==> flow/design.v <==
module debounce (
  clk,
  reset_n,
  data_in,
  data_out
);
  parameter WIDTH = 32;            
  parameter POLARITY = "HIGH";     
  parameter TIMEOUT = 50000;       
  parameter TIMEOUT_WIDTH = 16;    
  input wire clk;
  input wire reset_n;
  input wire [WIDTH-1:0] data_in;
  output wire [WIDTH-1:0] data_out;
  reg [TIMEOUT_WIDTH-1:0] counter [0:WIDTH-1];
  wire counter_reset [0:WIDTH-1];
  wire counter_enable [0:WIDTH-1];
  genvar i;
  generate for (i = 0; i < WIDTH; i = i+1)
  begin:  debounce_counter_loop
    always @ (posedge clk or negedge reset_n)
    begin
      if (reset_n == 0)
      begin
        counter[i] <= 0;
      end
      else
      begin
        if (counter_reset[i] == 1)   
        begin
          counter[i] <= 0;
        end
        else if (counter_enable[i] == 1)
        begin
          counter[i] <= counter[i] + 1'b1;
        end
      end
    end
    if (POLARITY == "HIGH")
    begin
      assign counter_reset[i] = (data_in[i] == 0);
      assign counter_enable[i] = (data_in[i] == 1) & (counter[i] < TIMEOUT);
      assign data_out[i] = (counter[i] == TIMEOUT) ? 1'b1 : 1'b0;
    end
    else
    begin
      assign counter_reset[i] = (data_in[i] == 1);
      assign counter_enable[i] = (data_in[i] == 0) & (counter[i] < TIMEOUT);
      assign data_out[i] = (counter[i] == TIMEOUT) ? 1'b0 : 1'b1;    
    end
  end  
  endgenerate
endmodule
clock: 2.22 ns
lec_check: 0
abc_area: 1
cap_margin: 20
core_margin: 2
core_utilization: 72
cts_cluster_diameter: 397
cts_cluster_size: 10
setup_slack_margin: 0.45
slew_margin: 20
run.sh (not shown) runs the stock make flow with config.mk's settings and CLKGATE_MAP_FILE=.
The starting point finished but failed the layout checks on setup timing.
Change:
CORE_UTILIZATION = 70   (was 72)
CTS_CLUSTER_DIAMETER = 374   (was 397)
CTS_CLUSTER_SIZE = default   (was 10)
PLACE_DENSITY_LB_ADDON = 0.01   (was default)
SETUP_SLACK_MARGIN = 0.66   (was 0.45)
clock period = 2.23 ns   (was 2.22 ns; I/O delays follow)
=> The changed run produced a layout that fails on setup timing. Final area goes up by 8.1%. Worst setup slack degrades by 0.013 ns. Area after synthesis does not change.
Change:
ABC_AREA = default   (was 1)
CORE_UTILIZATION = 50   (was 70)
CTS_CLUSTER_DIAMETER = default   (was 374)
PLACE_DENSITY_LB_ADDON = default   (was 0.01)
SETUP_SLACK_MARGIN = default   (was 0.66)
clock period = 3.99 ns   (was 2.23 ns; I/O delays follow)
Outcome: Now the flow completed with no timing, DRC or antenna violations. Global-route usage is lower by 14 points. Cell count is lower by 31%. Total power is lower by 44%.
Change:
CORE_UTILIZATION = 60   (was 50)
CTS_CLUSTER_SIZE = 84   (was default)
MAX_ROUTING_LAYER = met4   (was default)
SETUP_SLACK_MARGIN = 0.8   (was default)
clock period = 2.72 ns   (was 3.99 ns; I/O delays follow)
This time the run completed, yet does not pass: setup timing.
Utilization is higher by 19 points.
Clock-buffer cell count grows by 4.
Setup slack degrades by 0.33 ns.
Total power increases by well over a third.
Cell count rises slightly.
Sequential power went up by well over a third.
Global-route usage rises by 5.6 points.

---

Setup of run 1:
Starts from the design.v that is shown in full above.
clock: 3.43 ns
lec_check: 0
abc_area: 1
cap_margin: 20
core_margin: 2
core_utilization: 61
slew_margin: 20
Run 1 finished all stages; the layout is clean.
Setup changes, run 1 to run 2
Settings: CTS_CLUSTER_DIAMETER: unset -> 374; SETUP_SLACK_MARGIN: unset -> 0.64; PLACE_DENSITY_LB_ADDON: unset -> 0.01; CORE_UTILIZATION: 61 -> 72; the clock period (ns, I/O delays scaled along): 3.43 -> 2.23.
--- outcome ---
- Of the two values seen for uppermost layer routed, met5 was produced by run 1 and met4 by run 2.
- Comparing run 1 and run 2, the lower global-route wire length before repair is on run 1.
- Although run 2 finished all stages, its layout failed final checks on setup timing.
- Global-route track usage on met2 up 15 points in run 2 wrt run 1
- Run 2 vs. run 1: total power went up by 8200 uW.
Setup changes, run 2 to run 3
Settings: SETUP_SLACK_MARGIN now 0.12, was 0.64; PLACE_DENSITY_LB_ADDON no longer set, was 0.01; CORE_UTILIZATION now 70, was 72.
--- outcome ---
- In the reports for run 3 and run 2, the larger buffer count excluding the clock tree in the final layout belongs to run 3.
- Run 3 ended with more number of global-route vias before repair than run 2.
- The shortest clock period the worst path allows after layout of run 3 falls short of that of run 2 by 0.22 ns.
- Smallest setup slack after layout in run 3 vs run 2: up 0.22 ns
- Run 3 finished every stage; the final checks, however, were not passed, the failures being setup timing.
- Delta (run 3 minus run 2): highest clock frequency the design can meet higher, filler-free cell count of the finished design roughly the same, summed negative setup slack over all endpoints higher.
- Run 3 vs run 2: multi-input logic portion of the cell area down
- Power, run 3 and run 2: larger value in run 2
Edits applied to the flow inputs when going from run 3 to run 4:
Settings: removing SETUP_SLACK_MARGIN (formerly 0.12); changing CTS_CLUSTER_DIAMETER from 374 to 397; changing CORE_UTILIZATION from 70 to 72; changing the clock period (ns, I/O delays scaled along) from 2.23 to 2.22.
--- outcome ---
Run 4: flow complete, layout not clean; failing: setup timing. Post-route worst setup slack is lower on run 4. Lower via count among run 4 and run 3: run 4. Register-to-register slack up 0.07 ns in run 4 wrt run 3. In run 4, the number of buffers and inverters on the critical path came out 1 below the value in run 3. Total clock network power is lower on run 4. There was hardly any difference in average instance area after synthesis between run 4 and run 3. The higher power of run 4 and run 3 is in run 3. Cmp run 4 and run 3 / sequential power share / lower: run 3. Cmp run 4 vs run 3: count of standard-cell rows lower in run 4. Against run 3, run 4 comes in about 4% lower on design area. For run 4, the startpoint of the most critical setup path was counter[13][11], unlike run 3, where it was counter[1][11].
> inputs changed (run 4 -> run 5)
Settings: an added SETUP_SLACK_MARGIN of 0.38; an added CTS_CLUSTER_SIZE of 10.
## What came out
Comparing run 5 and run 4, the lower via count was measured on run 4.
Relative to run 4, the net switching fraction of the power of run 5 is higher by 0.62 points.
Run 5 vs. run 4: maximum frequency from static timing analysis went down by about 2.6%; final routed wirelength across all metal layers up 4.6 mm; post-synthesis share of cell area spent on xor and xnor gates neither gained nor lost much.
On number of vias per cell: run 5 sits above run 4.
The length of routed met2 wiring reported for run 5 is greater than that of run 4 by 6.6%.
Completing all stages was not enough for run 5: its layout failed the final checks because of setup timing.
Lower buffer-and-inverter tally for the worst setup path among run 5 and run 4: run 4
[inputs] run 6 vs run 5
Settings: an added CORE_ASPECT_RATIO of 0.92; a change of SETUP_SLACK_MARGIN from 0.38 to -0.2; an added PLACE_DENSITY_LB_ADDON of 0.29; a change of CTS_CLUSTER_DIAMETER from 397 to 31; a change of SLEW_MARGIN from 20 to 10; a change of CTS_CLUSTER_SIZE from 10 to 15; an added CELL_PAD_IN_SITES_DETAIL_PLACEMENT of 0.
--- outcome ---
Ran to the end and failed final checks on setup timing: run 5.
| run 6 | all stages done | FAIL | setup timing |
Compared run 6 vs run 5, and global-route usage is up in run 6.
Run 5 has lower post-layout period usage of the worst path than run 6.
Compare run 5 and run 6 | final core utilization lower: run 5
Run 6: fmax is 0.011 GHz lower than what run 5 reported.
End of the critical path: data_out[0] -> run 5, data_out[21] -> run 6
[diff] overall power of the completed layout, run 6 relative to run 5: regression
Detail-routed net length per standard cell ends up higher on run 6.
Of run 5 and run 6, run 5 shows the lower worst hold slack, with run 6 above it.
The final reports for run 6 and run 5 show actual transition at the worst max-transition pin higher in the former.
NOTE first-iteration DRC count run 5->run 6 decreased by a few percent
Sort run 5 and run 6 by cell area, ascending, and run 5 comes first.
Power figures rest on the tool's default switching activity, not on a simulated workload.
